==> job 3609: inputs <==
==> flow/design.v <==
module SUBWAY(
    clk,
    rst_n,
    in_valid,
    init,
    in0,
    in1,
    in2,
    in3,
    out_valid,
    out
);
input clk, rst_n;
input in_valid;
input [1:0] init;
input [1:0] in0, in1, in2, in3; 
output reg       out_valid;
output reg [1:0] out;
parameter s_idle = 2'd0;
parameter s_input = 2'd1;
parameter s_cul = 2'd2;
parameter s_output = 2'd3;
genvar NN;
genvar MM;
integer i;
integer j;
parameter IDX = 9;
reg [1:0]current_state;
reg [1:0]next_state;
reg [1:0]init_pos;
reg [5:0]cnt;
reg [1:0]is_road;
reg [1:0] reg_dif;
reg [1:0]move;
wire UorD;
reg reg_UorD;
wire [1:0]dif1;
wire [1:0]dif2;
wire [1:0]dif;
reg [1:0] next_dif;
reg [1:0]next_pos;
reg [1:0]cur_pos;
reg [1:0] next_step[2:0];
wire [1:0]in_wire[3:0];
reg [1:0]in_a[IDX:0];
reg [1:0]in_b[IDX:0];
reg [1:0]in_c[IDX:0];
reg [1:0]in_d[IDX:0];
reg [1:0]out_pipe[54:0];
reg [1:0]road;
always@(posedge clk or negedge rst_n)begin
	if(!rst_n)
        current_state <= s_idle;
    else
        current_state <= next_state;
end
always@(*)begin
	case(current_state)
		s_idle: if(in_valid) next_state = s_input;
				else next_state = s_idle;
		s_input:if (cnt == 6'd7) next_state = s_cul;
				else next_state = s_input;
		s_cul:	if (cnt == 6'd62) next_state = s_output;
				else next_state = s_cul;				
		s_output: if (cnt == 6'd63) next_state = s_idle;
				else next_state = s_output;
		default: next_state = current_state;
	endcase 
end
always @(posedge clk or negedge rst_n) begin
    if(!rst_n)begin
		init_pos <= 2'd0;
    end   
    else
		case(current_state)
			s_idle: if(in_valid)begin
				init_pos <= init;
			end
			default: init_pos <= init_pos;
		endcase
end
always@(posedge clk or negedge rst_n)begin
	if(!rst_n)
        cnt <= 6'b0;
    else
		case(current_state)
			s_idle: cnt <= 6'd0;
			s_input: cnt <= cnt+6'd1;
			s_cul: if(cnt == 6'd62 ) cnt <= 6'd0;
					else cnt <= cnt+6'd1;
			s_output: if(cnt == 6'd63) cnt <= 6'd0;
					else cnt <= cnt+6'd1;
			default: cnt <= cnt;
		endcase
end
always@(posedge clk or negedge rst_n)begin
	if(!rst_n)
        out_valid <= 1'b0;
    else
		case(current_state)
			s_idle: out_valid <= 1'd0;
			s_input: out_valid <= 1'd0;
			s_output: 
				if(cnt == 6'd63) out_valid <= 1'd0;
				else   out_valid <= 1'd1;
			default: out_valid <= 1'd0;
		endcase
end
assign UorD = (cur_pos < road)?1'd0: 1'd1;  
assign dif1 = (cur_pos < road)?road: cur_pos;  
assign dif2 = (cur_pos < road)?cur_pos: road;
assign dif = dif1 - dif2;
always @(posedge clk or negedge rst_n) begin
	if(!rst_n)begin
        reg_UorD <= 2'd0;
    end 
	else begin
		reg_UorD <= UorD;
	end
end
always@(*)begin
	case(cur_pos)
	2'd0: begin
		next_step[0] = 2'b11;
		next_step[1] = in_a[1];
		next_step[2] = in_b[1];
	end
	2'd1: begin
		next_step[0] = in_a[1];
		next_step[1] = in_b[1];
		next_step[2] = in_c[1];
	end
	2'd2: begin
		next_step[0] = in_b[1];
		next_step[1] = in_c[1];
		next_step[2] = in_d[1];
	end
	2'd3: begin
		next_step[0] = in_c[1];
		next_step[1] = in_d[1];
		next_step[2] = 2'b11;
	end
	default: begin
		next_step[0] = in_c[1];
		next_step[1] = in_d[1];
		next_step[2] = 2'b11;
	end
	endcase
end
always@(*)begin
	if (dif != 2'd0) begin
		case(reg_UorD)
		1'd0: 
			case(next_step[2])
			2'd0: move = 2'b01;
			2'd1,
			2'd2,
			2'd3: 
				case(next_step[1])
				2'd0,
				2'd2: move = 2'd0;
				2'd1: move = 2'b11;
				default: move = 2'b0;
				endcase
			default: move = 2'b0;
			endcase
		1'd1: 
			case(next_step[0])
			2'd0: move = 2'b10;
			2'd1,
			2'd2,
			2'd3: 
				case(next_step[1])
				2'd0,
				2'd2: move = 2'd0;
				2'd1: move = 2'b11;
				default: move = 2'b0;
				endcase
			default: move = 2'b0;
			endcase
		default: move = 2'b0;
		endcase
	end
	else begin
		case(next_step[1])
		2'd0,
		2'd2: move = 2'd00;
		2'd1: move = 2'b11;
		default: move = 2'd0;  
		endcase
	end
end
always@(*)begin
	case(cur_pos)
	2'd0:begin
		case (move) 
		2'd1:
			next_pos = 2'd1;
		default:
			next_pos = 2'd0;
		endcase
	end 
	2'd1:begin
		case (move) 
		2'd1:
			next_pos = 2'd2;
		2'd2:
			next_pos = 2'd0;
		default:
			next_pos = 2'd1;
		endcase
	end
	2'd2:begin
		case (move) 
		2'd1:
			next_pos = 2'd3;
		2'd2:
			next_pos = 2'd1;
		default:
			next_pos = 2'd2;
		endcase
	end
	2'd3:begin
		case (move) 
		2'd2:
			next_pos = 2'd2;
		default:
			next_pos = 2'd3;
		endcase
	end
	default:next_pos = cur_pos;
	endcase
end
always@(*)begin
	if (in_b[8] == 2'd0)begin
		is_road = 2'd1;
	end
	else if (in_c[8] == 2'd0)begin
		is_road = 2'd2;
	end
	else if (in_a[8] == 2'd0)begin
		is_road = 2'd0;
	end
	else if (in_d[8] == 2'd0)begin
		is_road = 2'd3;
	end
	else begin
		is_road = 2'd1;
	end
end
always@(posedge clk)begin
	if(!rst_n)begin
        road <= 2'd0;
    end 
	else begin
		case(cnt[2:0])
		3'd0: 
			road <= is_road;
		default: road <= road;
		endcase
	end
end
always @(posedge clk or negedge rst_n) begin
	if(!rst_n)begin
        cur_pos <= 2'd0;
    end 
	else begin
		case(current_state)
		s_idle: cur_pos <= 2'd0;
		s_input: cur_pos <= init_pos;
		s_cul,
		s_output: cur_pos <= next_pos;
		default: cur_pos <= cur_pos;
		endcase
	end
end
always @(posedge clk or negedge rst_n) begin
	if(!rst_n)begin
        out <= 2'd0;
    end 
	else begin
		case(current_state)
		s_idle: out <= 2'd0;
		s_input: out <= 2'd0;
		s_output: 
			if(cnt == 6'd63) out <= 2'd0;
			else out <= out_pipe[0]; 
		default: out <= 2'd0;
		endcase
	end
end
always @(posedge clk or negedge rst_n) begin
	if(!rst_n)begin
		for (i=0; i<55; i=i+1)begin
			out_pipe[i]<=2'd0; 
		end
    end 
	else begin
		case(current_state)
		s_idle: begin
			for (i=0; i<55; i=i+1)begin
				out_pipe[i]<=2'd0; 
			end
		end
		s_output,
		s_cul: begin
			out_pipe[54] <= move;
			for (i=0; i<54; i=i+1)begin
				out_pipe[i]<=out_pipe[i+1]; 
			end
		end
		default: begin
			for (i=0; i<55; i=i+1)begin
				out_pipe[i]<=2'd0; 
			end
		end
		endcase
	end
end
always @(posedge clk or negedge rst_n) begin
    if(!rst_n)begin
        for (i = 0; i<IDX; i=i+1)begin
			in_a[i]<=2'd0;
		end
    end   
    else
		case(current_state)
			s_idle: if(in_valid)begin
						in_a[IDX-1]<=in0;
						for (i = 0; i<IDX-1; i=i+1)begin
							in_a[i]<=in_a[i+1];
						end
					end
					else begin 
						for (i = 0; i<IDX; i=i+1)begin
							in_a[i]<=in_a[i];
						end
					end
			s_input,
			s_cul:if(in_valid)begin
						in_a[IDX-1]<=in0;
						for (i = 0; i<IDX-1; i=i+1)begin
							in_a[i]<=in_a[i+1];
						end
					end
					else begin 
						for (i = 0; i<IDX; i=i+1)begin
							in_a[i]<=in_a[i];
						end
					end
			s_output:begin
				if(in_valid)begin
					in_a[IDX-1]<= in0;
				end
				else begin
					in_a[IDX-1]<= 2'd0;
				end
				for (i = 0; i<IDX-1; i=i+1)begin
					in_a[i]<=in_a[i+1];
				end
			end
			default: begin 
						for (i = 0; i<IDX; i=i+1)begin
							in_a[i]<=in_a[i];
						end
					end
		endcase
end
always @(posedge clk or negedge rst_n) begin
    if(!rst_n)begin
        for (i = 0; i<IDX; i=i+1)begin
			in_b[i]<=2'd0;
		end
    end   
    else
		case(current_state)
			s_idle: if(in_valid)begin
						in_b[IDX-1]<=in1;
						for (i = 0; i<IDX-1; i=i+1)begin
							in_b[i]<=in_b[i+1];
						end
					end
					else begin 
						for (i = 0; i<IDX; i=i+1)begin
							in_b[i]<=in_b[i];
						end
					end
			s_input,
			s_cul:if(in_valid)begin
						in_b[IDX-1]<=in1;
						for (i = 0; i<IDX-1; i=i+1)begin
							in_b[i]<=in_b[i+1];
						end
					end
					else begin 
						for (i = 0; i<IDX; i=i+1)begin
							in_b[i]<=in_b[i];
						end
					end
			s_output:begin
				if(in_valid)begin
					in_b[IDX-1]<= in1;
				end
				else begin
					in_b[IDX-1]<= 2'd0;
				end
				for (i = 0; i<IDX-1; i=i+1)begin
					in_b[i]<=in_b[i+1];
				end
			end
			default: begin 
						for (i = 0; i<IDX; i=i+1)begin
							in_b[i]<=in_b[i];
						end
					end
		endcase
end
always @(posedge clk or negedge rst_n) begin
    if(!rst_n)begin
        for (i = 0; i<IDX; i=i+1)begin
			in_c[i]<=2'd0;
		end
    end   
    else
		case(current_state)
			s_idle: if(in_valid)begin
						in_c[IDX-1]<=in2;
						for (i = 0; i<IDX-1; i=i+1)begin
							in_c[i]<=in_c[i+1];
						end
					end
					else begin 
						for (i = 0; i<IDX; i=i+1)begin
							in_c[i]<=in_c[i];
						end
					end
			s_input,
			s_cul:if(in_valid)begin
						in_c[IDX-1]<=in2;
						for (i = 0; i<IDX-1; i=i+1)begin
							in_c[i]<=in_c[i+1];
						end
					end
					else begin 
						for (i = 0; i<IDX; i=i+1)begin
							in_c[i]<=in_c[i];
						end
					end
			s_output:begin
				if(in_valid)begin
					in_c[IDX-1]<= in2;
				end
				else begin
					in_c[IDX-1]<= 2'd0;
				end
				for (i = 0; i<IDX-1; i=i+1)begin
					in_c[i]<=in_c[i+1];
				end
			end
			default: begin 
						for (i = 0; i<IDX; i=i+1)begin
							in_c[i]<=in_c[i];
						end
					end
		endcase
end
always @(posedge clk or negedge rst_n) begin
    if(!rst_n)begin
        for (i = 0; i<IDX; i=i+1)begin
			in_d[i]<=2'd0;
		end
    end   
    else
		case(current_state)
			s_idle: if(in_valid)begin
						in_d[IDX-1]<=in3;
						for (i = 0; i<IDX-1; i=i+1)begin
							in_d[i]<=in_d[i+1];
						end
					end
					else begin 
						for (i = 0; i<IDX; i=i+1)begin
							in_d[i]<=in_d[i];
						end
					end
			s_input,
			s_cul:if(in_valid)begin
						in_d[IDX-1]<=in3;
						for (i = 0; i<IDX-1; i=i+1)begin
							in_d[i]<=in_d[i+1];
						end
					end
					else begin 
						for (i = 0; i<IDX; i=i+1)begin
							in_d[i]<=in_d[i];
						end
					end
			s_output:begin
				if(in_valid)begin
					in_d[IDX-1]<= in3;
				end
				else begin
					in_d[IDX-1]<= 2'd0;
				end
				for (i = 0; i<IDX-1; i=i+1)begin
					in_d[i]<=in_d[i+1];
				end
			end
			default: begin 
						for (i = 0; i<IDX; i=i+1)begin
							in_d[i]<=in_d[i];
						end
					end
		endcase
end
endmodule
==> flow/run.sh <==
#!/bin/bash
# the make line also repeats each setting of config.mk as NAME=value (left out here)
make -C /OpenROAD-flow-scripts/flow DESIGN_CONFIG=/design/flow/config.mk WORK_HOME=/design/flow/orfs CLKGATE_MAP_FILE= finish
==> flow/config.mk <==
export PLATFORM = sky130hd
export DESIGN_NAME = SUBWAY
export DESIGN_NICKNAME = SUBWAY
export VERILOG_FILES = /design/flow/design.v
export SDC_FILE = /design/flow/constraint.sdc
export NUM_CORES = 4
export LEC_CHECK = 0
export ABC_AREA = 1
export CAP_MARGIN = 20
export CELL_PAD_IN_SITES_GLOBAL_PLACEMENT = 1
export CORE_ASPECT_RATIO = 0.93
export CORE_MARGIN = 5
export CORE_UTILIZATION = 40
export GPL_ROUTABILITY_DRIVEN = 1
export GPL_TIMING_DRIVEN = 1
export MAX_ROUTING_LAYER = met4
export PLACE_DENSITY_LB_ADDON = 0.19
export SLEW_MARGIN = 5
export TNS_END_PERCENT = 60
==> flow/constraint.sdc <==
create_clock -name core_clock -period 1.29 [get_ports {clk}]
set_input_delay 0.2580 -clock core_clock [delete_from_list [all_inputs] [get_ports {clk}]]
set_output_delay 0.2580 -clock core_clock [all_outputs]
set_load 0.01 [all_outputs]
==> job 8507: changes against job 3609 <==
- CELL_PAD_IN_SITES_GLOBAL_PLACEMENT: 1 -> unset
- CORE_ASPECT_RATIO: 0.93 -> unset
- CORE_MARGIN: 5 -> 2
- CORE_UTILIZATION: 40 -> 71
- GPL_ROUTABILITY_DRIVEN: 1 -> unset
- GPL_TIMING_DRIVEN: 1 -> unset
- MAX_ROUTING_LAYER: met4 -> unset
- PLACE_DENSITY_LB_ADDON: 0.19 -> unset
- SLEW_MARGIN: 5 -> 20
- TNS_END_PERCENT: 60 -> unset
==> flow/constraint.sdc (replaced) <==
create_clock -name core_clock -period 1.73 [get_ports {clk}]
set_input_delay 0.3460 -clock core_clock [delete_from_list [all_inputs] [get_ports {clk}]]
set_output_delay 0.3460 -clock core_clock [all_outputs]
set_load 0.01 [all_outputs]
==> flow_summary.yaml <==
# yosys + openroad results
pwr:
  vdd_ir_drop_max_mv: 1.14
  p_seq_w: 0.00601
  p_switching_w: 0.00345
  p_comb_w: 0.00259
sta:
  fin_crit_ns: 2.05
  slew_headroom: 0.681
  setup_viol: 2
  fin_ws_ns: -0.318
floorplan:
  die_w_um: 105
setup_path:
  r2r_setup_slack_ns: -0.32
final_layout:
  fin_util: 0.848
  sh_comb_area: 0.206
placed_design:
  place_area_mm2: 0.00762
drt:
  dr_total_vias: 4701
  wl_met2_mm: 6.86
outcome:
  violatedChecks: "negative setup slack"
  status: "finished with violations"
# the run above: job 8507

==> flow_summary.yaml <==
# yosys + openroad results
drt:
  dr_total_vias: 4876
  wl_met2_mm: 7.40
outcome:
  status: "finished with violations"
  violatedChecks: "negative setup slack"
pwr:
  p_comb_w: 0.00396
  vdd_ir_drop_max_mv: 1.11
  p_switching_w: 0.00482
sta:
  fin_ws_ns: -0.673
  setup_viol: 142
final_layout:
  sh_comb_area: 0.236
# the run above: job 3609

Power and IR drop assume default switching activity.
